==> inputs of sierra <==
==> flow/design.v (excerpt) <==
module breakout
	(
		input         clk,
		input         resetn,        
		input  [1:0]  go,            
		input         paddle_tick,   
		input         ball_tick,     
		output [8:0]  x,
		output [7:0]  y,
		output [2:0]  colour,
		output        plot
	);
Settings: LEC_CHECK=0, CAP_MARGIN=20, CORE_ASPECT_RATIO=1.49, CORE_MARGIN=5, CORE_UTILIZATION=54, CTS_CLUSTER_SIZE=47, MAX_ROUTING_LAYER=met4, PLACE_DENSITY_LB_ADDON=0.09, SLEW_MARGIN=20; clock period 20.0 ns.
run.sh (not shown) runs the stock make flow with config.mk's settings and CLKGATE_MAP_FILE=.
==> inputs of lagoon, as changes to sierra <==
==> flow/config.mk (replaced) <==
export PLATFORM = sky130hd
export DESIGN_NAME = breakout
export DESIGN_NICKNAME = breakout
export VERILOG_FILES = /design/flow/design.v
export SDC_FILE = /design/flow/constraint.sdc
export NUM_CORES = 4
export LEC_CHECK = 0
export ABC_AREA = 1
export CAP_MARGIN = 20
export CORE_MARGIN = 2
export CORE_UTILIZATION = 72
export PLACE_DENSITY = 0.84
export SLEW_MARGIN = 20
==> flow/constraint.sdc (replaced) <==
create_clock -name core_clock -period 8.68 [get_ports {clk}]
set_input_delay 1.7360 -clock core_clock [delete_from_list [all_inputs] [get_ports {clk}]]
set_output_delay 1.7360 -clock core_clock [all_outputs]
set_load 0.01 [all_outputs]
==> inputs of pepper, as changes to sierra <==
==> flow/config.mk (replaced) <==
export PLATFORM = sky130hd
export DESIGN_NAME = breakout
export DESIGN_NICKNAME = breakout
export VERILOG_FILES = /design/flow/design.v
export SDC_FILE = /design/flow/constraint.sdc
export NUM_CORES = 4
export LEC_CHECK = 0
export ABC_AREA = 0
export CAP_MARGIN = 30
export CELL_PAD_IN_SITES_DETAIL_PLACEMENT = 2
export CELL_PAD_IN_SITES_GLOBAL_PLACEMENT = 3
export CORE_ASPECT_RATIO = 1.49
export CORE_MARGIN = 2
export CORE_UTILIZATION = 54
export CTS_CLUSTER_SIZE = 47
export GPL_ROUTABILITY_DRIVEN = 0
export HOLD_SLACK_MARGIN = 0.03
export MAX_ROUTING_LAYER = met5
export PLACE_DENSITY_LB_ADDON = 0.09
export SLEW_MARGIN = 20
export TNS_END_PERCENT = 25
==> summary of the runs <==
lagoon did not get past 5_1_grt. pepper ended with an error in 3_1_place_gp_skip_io with FLW-0024. sierra completed without violations.
Between lagoon and pepper, the lower area after synthesis is in lagoon (gap 5.7%, measured against pepper).
In pepper the synthesized cell count is smaller than in lagoon, by 6.9%.
Die size, lowest first: lagoon, pepper, sierra.
==> figures <==
metric                                                                 pepper       sierra          lagoon
Placeable Area                                                    32600 sq um  32700 sq um     22800 sq um
Pre-placement core utilization                                          54.6%        54.4%           73.8%
Result of the run                                              did not finish  no timing/DRC/antenna violations  did not finish
Stage where the flow stopped                             3_1_place_gp_skip_io            -         5_1_grt
Tally of unique sky130hd cells used after synthesis                       112          112              63
Total cells reported by yosys after synthesis                            2193         2193            2356
Syn Std Cell Area                                                 17800 sq um  17800 sq um     16800 sq um
Area fraction in compound gates                                         21.1%        21.1%           15.4%
Synth Area in XOR/XNOR                                                  6.74%        6.74%           3.08%
Area fraction in and, or, nand and nor cells                            26.3%        26.3%           29.7%
Max Root-Sink Buffers                                                       -            3               3
Die Area                                                          34500 sq um  36800 sq um     24600 sq um
Sequential fraction of the synthesis area                               33.1%        33.1%           35.1%
Cts hold-fix bufs                                                           -            0               0
Die extent in x                                                        153 um       159 um          157 um
Cell chosen for the clock root                                              -    clkbuf_16       clkbuf_16
Worst-case setup slack after placement                                      -     11000 ps        -1580 ps
Area fraction of the dominant cell type after synthesis                 19.7%        19.7%           20.9%
YS chip area                                                      17800 sq um  17800 sq um     16800 sq um
Post-Synthesis Net Count                                                 2283         2283            2446
Max H-tree Level                                                            -            1               1
Cell Area, Placed                                                           -  18200 sq um     18700 sq um
Top cell type by instance count after synthesis                        nor2_1       nor2_1         nand2_1

---

==> v7: inputs <==
breakout again, from the RTL that the note above started with.
Settings: LEC_CHECK=0, CAP_MARGIN=20, CORE_MARGIN=2, CORE_UTILIZATION=66, SLEW_MARGIN=20; clock period 6.72 ns.
==> v35 (differences from v7) <==
==> flow/config.mk (replaced) <==
export PLATFORM = sky130hd
export DESIGN_NAME = breakout
export DESIGN_NICKNAME = breakout
export VERILOG_FILES = /design/flow/design.v
export SDC_FILE = /design/flow/constraint.sdc
export NUM_CORES = 4
export LEC_CHECK = 0
export CAP_MARGIN = 10
export CELL_PAD_IN_SITES_GLOBAL_PLACEMENT = 2
export CORE_ASPECT_RATIO = 1.49
export CORE_MARGIN = 5
export CORE_UTILIZATION = 54
export CTS_CLUSTER_SIZE = 47
export HOLD_SLACK_MARGIN = 0.03
export MAX_ROUTING_LAYER = met4
export PLACE_DENSITY_LB_ADDON = 0.09
export SLEW_MARGIN = 20
==> flow/constraint.sdc (replaced) <==
create_clock -name core_clock -period 20.0 [get_ports {clk}]
set_input_delay 4.0000 -clock core_clock [delete_from_list [all_inputs] [get_ports {clk}]]
set_output_delay 4.0000 -clock core_clock [all_outputs]
set_load 0.01 [all_outputs]
==> v27 (differences from v7) <==
--- a/flow/config.mk
+++ b/flow/config.mk
@@ -5,7 +5,10 @@
 export SDC_FILE = /design/flow/constraint.sdc
 export NUM_CORES = 4
 export LEC_CHECK = 0
+export ABC_AREA = 1
 export CAP_MARGIN = 20
 export CORE_MARGIN = 2
-export CORE_UTILIZATION = 66
+export CORE_UTILIZATION = 72
+export CTS_CLUSTER_DIAMETER = 318
+export CTS_CLUSTER_SIZE = 13
 export SLEW_MARGIN = 20
==> flow/constraint.sdc (replaced) <==
create_clock -name core_clock -period 7.66 [get_ports {clk}]
set_input_delay 1.5320 -clock core_clock [delete_from_list [all_inputs] [get_ports {clk}]]
set_output_delay 1.5320 -clock core_clock [all_outputs]
set_load 0.01 [all_outputs]
==> summary of the runs <==
v7 produced a layout that fails on setup timing. v27 stopped in global routing (5_1_grt). v35 stopped in global placement without I/O (3_1_place_gp_skip_io). In v35 the synthesized area is higher than in v27, by 6.0%. Against v35, the synthesized cell count of v27 is larger by 7.4%. Between v35 and v27, the lower die size is in v27 (gap about 50%, measured against v27).
==> figures <==
                                                                                                                           v35                         v27                          v7
Pre-CTS setup slack                                                                                                          -                    -2630 ps                     -866 ps
Gate count of the mapped netlist                                                                                          2193                        2356                        2193
CTS root buffer                                                                                                              -  sky130_fd_sc_hd__clkbuf_16  sky130_fd_sc_hd__clkbuf_16
Sink count of the clock tree                                                                                                 -                         236                         236
Total clock buffers created by CTS                                                                                           -                          22                          23
Area of the mapped netlist                                                                                          17800 um^2                  16800 um^2                  17800 um^2
Placed Cells incl. Taps                                                                                                      -                        2888                        2676
Die boundary width                                                                                                      159 um                      157 um                      168 um
Buffer depth of the longest clock path                                                                                       -                           3                           3
Post-CTS setup-driven buffer insertion count                                                                                 -                          14                          25
Multiplexer share                                                                                                        2.17%                          0%                       2.17%
Total half-perimeter wirelength after legalization and detailed placement                                                    -                     38.0 mm                     37.9 mm
Status                                                                                                  stopped before the end      stopped before the end  complete, but fails checks
Stage where the flow stopped                                               global placement without I/O (3_1_place_gp_skip_io)    global routing (5_1_grt)                           -
Violated checks                                                                                                              -                           -                setup timing
Row cnt                                                                                                                     81                          55                          60
Number of distinct library cells after synthesis                                                                           112                          63                         112
